== the baseline ==
Design Hq2x, start of the top module:
module Hq2x #(parameter LENGTH = 16, parameter HALF_DEPTH = 1, parameter DWIDTH = HALF_DEPTH ? 11 : 23)
(
	input             clk,
	input             ce_in,
	input  [DWIDTH:0] inputpixel,
	input             mono,
	input             disable_hq2x,
	input             reset_frame,
	input             reset_line,
	input             ce_out,
	input       [1:0] read_y,
	input             hblank,
	output [DWIDTH:0] outpixel
);
Size: about 7000 cells after synthesis, ~2800 flip-flops, ~0.12 sq mm of cells after synthesis.
==> flow/config.mk <==
export PLATFORM = sky130hd
export DESIGN_NAME = Hq2x
export DESIGN_NICKNAME = Hq2x
export VERILOG_FILES = /design/flow/design.v
export SDC_FILE = /design/flow/constraint.sdc
export NUM_CORES = 4
export LEC_CHECK = 0
export CAP_MARGIN = 25
export CORE_MARGIN = 2
export CORE_UTILIZATION = 40
export CTS_CLUSTER_DIAMETER = 62
export SETUP_SLACK_MARGIN = 1.64
export SLEW_MARGIN = 20
export TNS_END_PERCENT = 10
==> flow/constraint.sdc <==
create_clock -name core_clock -period 8.0 [get_ports {clk}]
set_input_delay 1.6000 -clock core_clock [delete_from_list [all_inputs] [get_ports {clk}]]
set_output_delay 1.6000 -clock core_clock [all_outputs]
set_load 0.01 [all_outputs]
run.sh (not shown) runs the stock make flow with config.mk's settings and CLKGATE_MAP_FILE=.
Every stage of the flow completed for the baseline, and the final layout passed the timing, DRC and antenna checks.
What the candidate does differently from the baseline at the input level:
Settings: CORE_UTILIZATION: 40 -> 64; MIN_ROUTING_LAYER: unset -> met2; MAX_ROUTING_LAYER: unset -> met5; CAP_MARGIN: 25 -> 20; SETUP_SLACK_MARGIN: 1.64 -> 0.48; CTS_CLUSTER_DIAMETER: 62 -> 223; CELL_PAD_IN_SITES_DETAIL_PLACEMENT: unset -> 2; CELL_PAD_IN_SITES_GLOBAL_PLACEMENT: unset -> 2; SLEW_MARGIN: 20 -> 40.
Notes after the runs:
Status(the candidate) = ERROR, stage = detailed placement
Both conditions hold for the baseline: the flow ran to the end and the final layout passed the timing, DRC and antenna checks.
Diff the baseline..the candidate | I/O pin count | unchanged
Area reported by Yosys stat: the baseline vs the candidate identical
Diff the baseline..the candidate | synthesized flop and latch total | unchanged
On routability-driven placement congestion ratio: between the baseline and the candidate, it ends up lower for the baseline.
Number of core rows, the baseline and the candidate, higher one = the baseline.
Per the comparison of the candidate with the baseline, starting density of the core went up 24 points; floorplan die height lower; die width now smaller; core footprint down 37%; chip area lower.

## job 5174
Starting RTL as in the previous note.
## Hq2x
module Hq2x #(parameter LENGTH = 16, parameter HALF_DEPTH = 1, parameter DWIDTH = HALF_DEPTH ? 11 : 23)
(
	input             clk,
	input             ce_in,
	input  [DWIDTH:0] inputpixel,
	input             mono,
	input             disable_hq2x,
	input             reset_frame,
	input             reset_line,
	input             ce_out,
	input       [1:0] read_y,
	input             hblank,
	output [DWIDTH:0] outpixel
);
clock: 6.31 ns
lec_check: 0
cap_margin: 20
core_margin: 2
core_utilization: 65
max_routing_layer: met4
place_density: 0.6
slew_margin: 20
Job 5174 did not stop at any stage, and its layout met the timing, DRC and antenna checks.
#### Input delta (job 1470 over job 5174)
# job 5174
export LEC_CHECK = 0
export CAP_MARGIN = 20
export CORE_MARGIN = 2
export CORE_UTILIZATION = 65
export MAX_ROUTING_LAYER = met4
export PLACE_DENSITY = 0.6
export SLEW_MARGIN = 20
create_clock -name core_clock -period 6.31 [get_ports {clk}]
# job 1470
export LEC_CHECK = 0
export CAP_MARGIN = 20
export CORE_MARGIN = 2
export CORE_UTILIZATION = 45
export PLACE_DENSITY = 0.6
export SLEW_MARGIN = 20
create_clock -name core_clock -period 8.0 [get_ports {clk}]
Results
Diff job 5174 -> job 1470: clock period minus worst slack climbed 0.96 ns; combinational cell fraction of total power dropped 1.8 points; power dropped 23%; chip width climbed 20%; die span in y climbed 20%. Against job 5174 as the reference, job 1470 delivers a lower global-route usage. From job 1470 to job 5174, count of endpoints failing hold in the final timing report did not move at all.

Hq2x again, from the RTL that the note above started with.
Settings: LEC_CHECK=0, ABC_AREA=1, CAP_MARGIN=20, CELL_PAD_IN_SITES_DETAIL_PLACEMENT=2, CELL_PAD_IN_SITES_GLOBAL_PLACEMENT=3, CORE_ASPECT_RATIO=0.7, CORE_MARGIN=2, CORE_UTILIZATION=45, GPL_ROUTABILITY_DRIVEN=1, MAX_ROUTING_LAYER=met4, PLACE_DENSITY=0.6, SETUP_SLACK_MARGIN=0.33, SLEW_MARGIN=20; clock period 8.0 ns.
Rerun with:
==> flow/config.mk (replaced) <==
export PLATFORM = sky130hd
export DESIGN_NAME = Hq2x
export DESIGN_NICKNAME = Hq2x
export VERILOG_FILES = /design/flow/design.v
export SDC_FILE = /design/flow/constraint.sdc
export NUM_CORES = 4
export LEC_CHECK = 0
export CAP_MARGIN = 20
export CORE_MARGIN = 2
export CORE_UTILIZATION = 45
export PLACE_DENSITY = 0.6
export SLEW_MARGIN = 20
==> flow/constraint.sdc (replaced) <==
create_clock -name core_clock -period 4.5 [get_ports {clk}]
set_input_delay 0.9000 -clock core_clock [delete_from_list [all_inputs] [get_ports {clk}]]
set_output_delay 0.9000 -clock core_clock [all_outputs]
set_load 0.01 [all_outputs]
Effect:
- Now the flow produced a layout that fails on negative setup slack
- die size falls slightly
- final area goes up by a few percent
- sequential power grows by well over a third
- final cell count falls by about a fifth
- non-clock buffer count goes up by 757
- worst setup slack is worse by 2.3 ns
- total power went up by well over a third
- core utilization goes up by 3.6 points
- via count shrinks by a quarter to a third
Rerun with:
--- a/flow/config.mk
+++ b/flow/config.mk
@@ -9,4 +9,6 @@
 export CORE_MARGIN = 2
 export CORE_UTILIZATION = 45
+export GPL_ROUTABILITY_DRIVEN = 0
+export MAX_ROUTING_LAYER = met4
 export PLACE_DENSITY = 0.6
 export SLEW_MARGIN = 20
==> flow/constraint.sdc (replaced) <==
create_clock -name core_clock -period 8.0 [get_ports {clk}]
set_input_delay 1.6000 -clock core_clock [delete_from_list [all_inputs] [get_ports {clk}]]
set_output_delay 1.6000 -clock core_clock [all_outputs]
set_load 0.01 [all_outputs]
Result: Now the flow ran to the end with no violations. Via count goes down by a few percent. Clock-buffer cell count climbs by 5. Design area shrinks by a few percent. Non-clock buffer count came out lower by 812.
Rerun with:
--- a/flow/config.mk
+++ b/flow/config.mk
@@ -8,7 +8,6 @@
 export CAP_MARGIN = 20
 export CORE_MARGIN = 2
-export CORE_UTILIZATION = 45
-export GPL_ROUTABILITY_DRIVEN = 0
-export MAX_ROUTING_LAYER = met4
-export PLACE_DENSITY = 0.6
+export CORE_UTILIZATION = 40
+export CTS_CLUSTER_DIAMETER = 137
+export SETUP_SLACK_MARGIN = 1.64
 export SLEW_MARGIN = 20
What happened:
- flip-flop count is unchanged
- die size rises by 12%
- cell area rises by 1.3%
- global-route usage falls by 2.8 points
Power figures rest on the tool's default switching activity, not on a simulated workload.
